Design CPU, start of the top module:
module CPU(
				clk,
			  rst_n,
		   IO_stall,
         awid_m_inf,
       awaddr_m_inf,
       awsize_m_inf,
      awburst_m_inf,
        awlen_m_inf,
      awvalid_m_inf,
      awready_m_inf,
        wdata_m_inf,
        wlast_m_inf,
       wvalid_m_inf,
       wready_m_inf,
          bid_m_inf,
        bresp_m_inf,
       bvalid_m_inf,
       bready_m_inf,
         arid_m_inf,
       araddr_m_inf,
        arlen_m_inf,
       arsize_m_inf,
      arburst_m_inf,
      arvalid_m_inf,
      arready_m_inf, 
          rid_m_inf,
        rdata_m_inf,
        rresp_m_inf,
        rlast_m_inf,
       rvalid_m_inf,
       rready_m_inf 
);
input  wire clk, rst_n;
output reg  IO_stall;
parameter ID_WIDTH = 4 , ADDR_WIDTH = 32, DATA_WIDTH = 16, DRAM_NUMBER=2, WRIT_NUMBER=1;
output  wire [WRIT_NUMBER * ID_WIDTH-1:0]        awid_m_inf;
output  wire [WRIT_NUMBER * ADDR_WIDTH-1:0]    awaddr_m_inf;
output  wire [WRIT_NUMBER * 3 -1:0]            awsize_m_inf;
output  wire [WRIT_NUMBER * 2 -1:0]           awburst_m_inf;
output  wire [WRIT_NUMBER * 7 -1:0]             awlen_m_inf;
output  wire [WRIT_NUMBER-1:0]                awvalid_m_inf;
  ...
Settings: LEC_CHECK=0, CAP_MARGIN=25, CORE_MARGIN=2, CORE_UTILIZATION=66, GPL_TIMING_DRIVEN=1, HOLD_SLACK_MARGIN=-0.1, MAX_ROUTING_LAYER=met5, SLEW_MARGIN=20, TNS_END_PERCENT=45; clock period 4.38 ns.
run.sh (not shown) runs the stock make flow with config.mk's settings and CLKGATE_MAP_FILE=.
The baseline completed, yet does not pass: negative setup slack.
Then changed:
CAP_MARGIN = 20   (was 25)
CORE_UTILIZATION = 64   (was 66)
GPL_TIMING_DRIVEN = unset   (was 1)
HOLD_SLACK_MARGIN = unset   (was -0.1)
MAX_ROUTING_LAYER = unset   (was met5)
TNS_END_PERCENT = unset   (was 45)
clock period = 4.06 ns   (was 4.38 ns; I/O delays follow)
The new run completed and failed the layout checks on negative setup slack.
Routed wire length grows by 3.8%.
Sequential power grows by 7.9%.
Fmax grows by 0.44%.
Via count grows by 1.7%.
Cell count grows by 0.65%.
Flip-flop count is unchanged.
Die size grows by 3.1%.
Power grows by 8.9%.
Synthesized cell count stays the same.
Global-route usage is about the same.
Then changed:
CORE_UTILIZATION = 67   (was 64)
CTS_CLUSTER_SIZE = 14   (was unset)
SETUP_SLACK_MARGIN = -0.4   (was unset)
clock period = 4.34 ns   (was 4.06 ns; I/O delays follow)
The new run finished with negative setup slack left.
Non-clock buffer count went down by 19.
Total power went down by about 8%.
Sequential share of layout area went up by 0.35 points.
Synthesized cell count does not change.
Cell area went down by 1.1%.
Worst setup slack gets better by 0.24 ns.
Then changed:
CORE_UTILIZATION = 23   (was 67)
CTS_CLUSTER_SIZE = unset   (was 14)
GPL_ROUTABILITY_DRIVEN = 0   (was unset)
HOLD_SLACK_MARGIN = 0.03   (was unset)
SETUP_SLACK_MARGIN = unset   (was -0.4)
clock period = 3.8 ns   (was 4.34 ns; I/O delays follow)
The changed run completed and failed the layout checks on negative setup slack.
Clock-buffer cell count is higher by 5.
Power grows by about a fifth.
Routed wire length grows by a few percent.
Via count shrinks by a few percent.
Final cell count came out higher by a quarter to a third.
Register-to-register slack degrades by 0.54 ns.
Clock skew is about the same.
Global-route usage decreases by 32 points.
Sequential power went up by about a fifth.
Then changed:
CORE_UTILIZATION = 72   (was 23)
CTS_CLUSTER_SIZE = 33   (was unset)
GPL_ROUTABILITY_DRIVEN = unset   (was 0)
HOLD_SLACK_MARGIN = unset   (was 0.03)
PLACE_DENSITY = 0.67   (was unset)
clock period = 4.06 ns   (was 3.8 ns; I/O delays follow)
What happened: The new run completed, yet does not pass: negative setup slack; register-to-register slack gains 0.18 ns; setup slack gains 0.18 ns; die size fell by well over a third; routed wire length fell by a few percent; clock power fell by about a fifth; critical path depth fell by 1; synthesized area is unchanged.

## job 1034
CPU again, from the RTL that the note above started with.
clock: 4.08 ns
lec_check: 0
cap_margin: 5
core_margin: 2
core_utilization: 72
cts_cluster_diameter: 231
cts_cluster_size: 15
setup_slack_margin: 1.18
slew_margin: 20
tns_end_percent: 5
Every stage of job 1034 finished as expected; the final checks, on the other hand, flagged negative setup slack, which means the layout fails.
[inputs] job 7632 vs job 1034
- removing SETUP_SLACK_MARGIN (formerly 1.18)
- removing TNS_END_PERCENT (formerly 5)
- removing CTS_CLUSTER_DIAMETER (formerly 231)
- changing CAP_MARGIN from 5 to 20
- removing CTS_CLUSTER_SIZE (formerly 15)
- changing CORE_UTILIZATION from 72 to 40
- changing the clock period (ns, I/O delays scaled along) from 4.08 to 5.88
==> results <==
Job 7632 was carried through to the last stage, and its layout satisfied the timing, DRC and antenna checks.
Compared with job 1034, job 7632 shows a lower global-route usage.
Going from job 1034 to job 7632, the final total negative setup slack was found to have gone up by 9310 ps.
For the total power, job 7632 came in 1.8 mW lower than job 1034 did.
Job 7632 and job 1034 ended up with nearly the same longest individual stage delay on the worst path.
Note that the routed wire length recorded for job 1034 amounts to 1.17 times the value seen in job 7632.
[job 7632 vs job 1034] wire length on met1: higher in job 7632
[inputs] job 8334 vs job 7632
- a change of the clock period (ns, I/O delays scaled along) from 5.88 to 6.0
--- outcome ---
Job 8334 finished all stages; the layout is clean.
Job 7632 → job 8334: part of the total power dissipated in the clock network climbed 1.4 points, routed wire length barely changed, required arrival time at the worst endpoint climbed 170 ps.
Job 8334 has post-route worst setup slack above what job 7632 had.
| cell count | job 8334 vs job 7632 | ≈ equal |
[compare] base=job 7632 new=job 8334: number of routed nets with antenna violations essentially unchanged, share of total power in combinational logic neither gained nor lost much, non-clock buffer total of the final layout fell about 1.6%.
clock as the group drawing the most power was reported by job 8334, and registers by job 7632.
For via count, job 7632 and job 8334 come out practically identical.
Input-level comparison between job 2057 and job 8334:
- CORE_UTILIZATION: 40 -> 44
- the clock period (ns, I/O delays scaled along): 6.0 -> 5.88
Findings:
Re wire length of the first global-routing pass: job 2057 and job 8334 aren't equal, and the higher value belongs to job 2057. Against job 8334, job 2057 reports a clock latency of the later-clocked register in the worst-skew pair that is higher. Job 2057 — area of the core region about 10% lower, job 8334 as reference. In job 2057 relative to job 8334, detailed-routing wirelength on met1 had gone down slightly. Diff job 2057 and job 8334: number of clock buffer instances in the layout higher in job 8334. Arrival time at the worst endpoint, job 2057 and job 8334: higher on job 8334. Between job 2057 and job 8334, the total detailed-routing wirelength is lower for job 8334. Looking at total power after layout, job 2057 sits above job 8334. Relative to job 8334, maximum clock frequency increased by about 3.4% in job 2057. Re non-clock buffer count: job 2057 is 1.6% up on job 8334. Of job 2057 and job 8334, job 2057 shows the higher vias after detailed routing, with job 8334 below it.
Power is estimated from default activity; no workload was simulated.
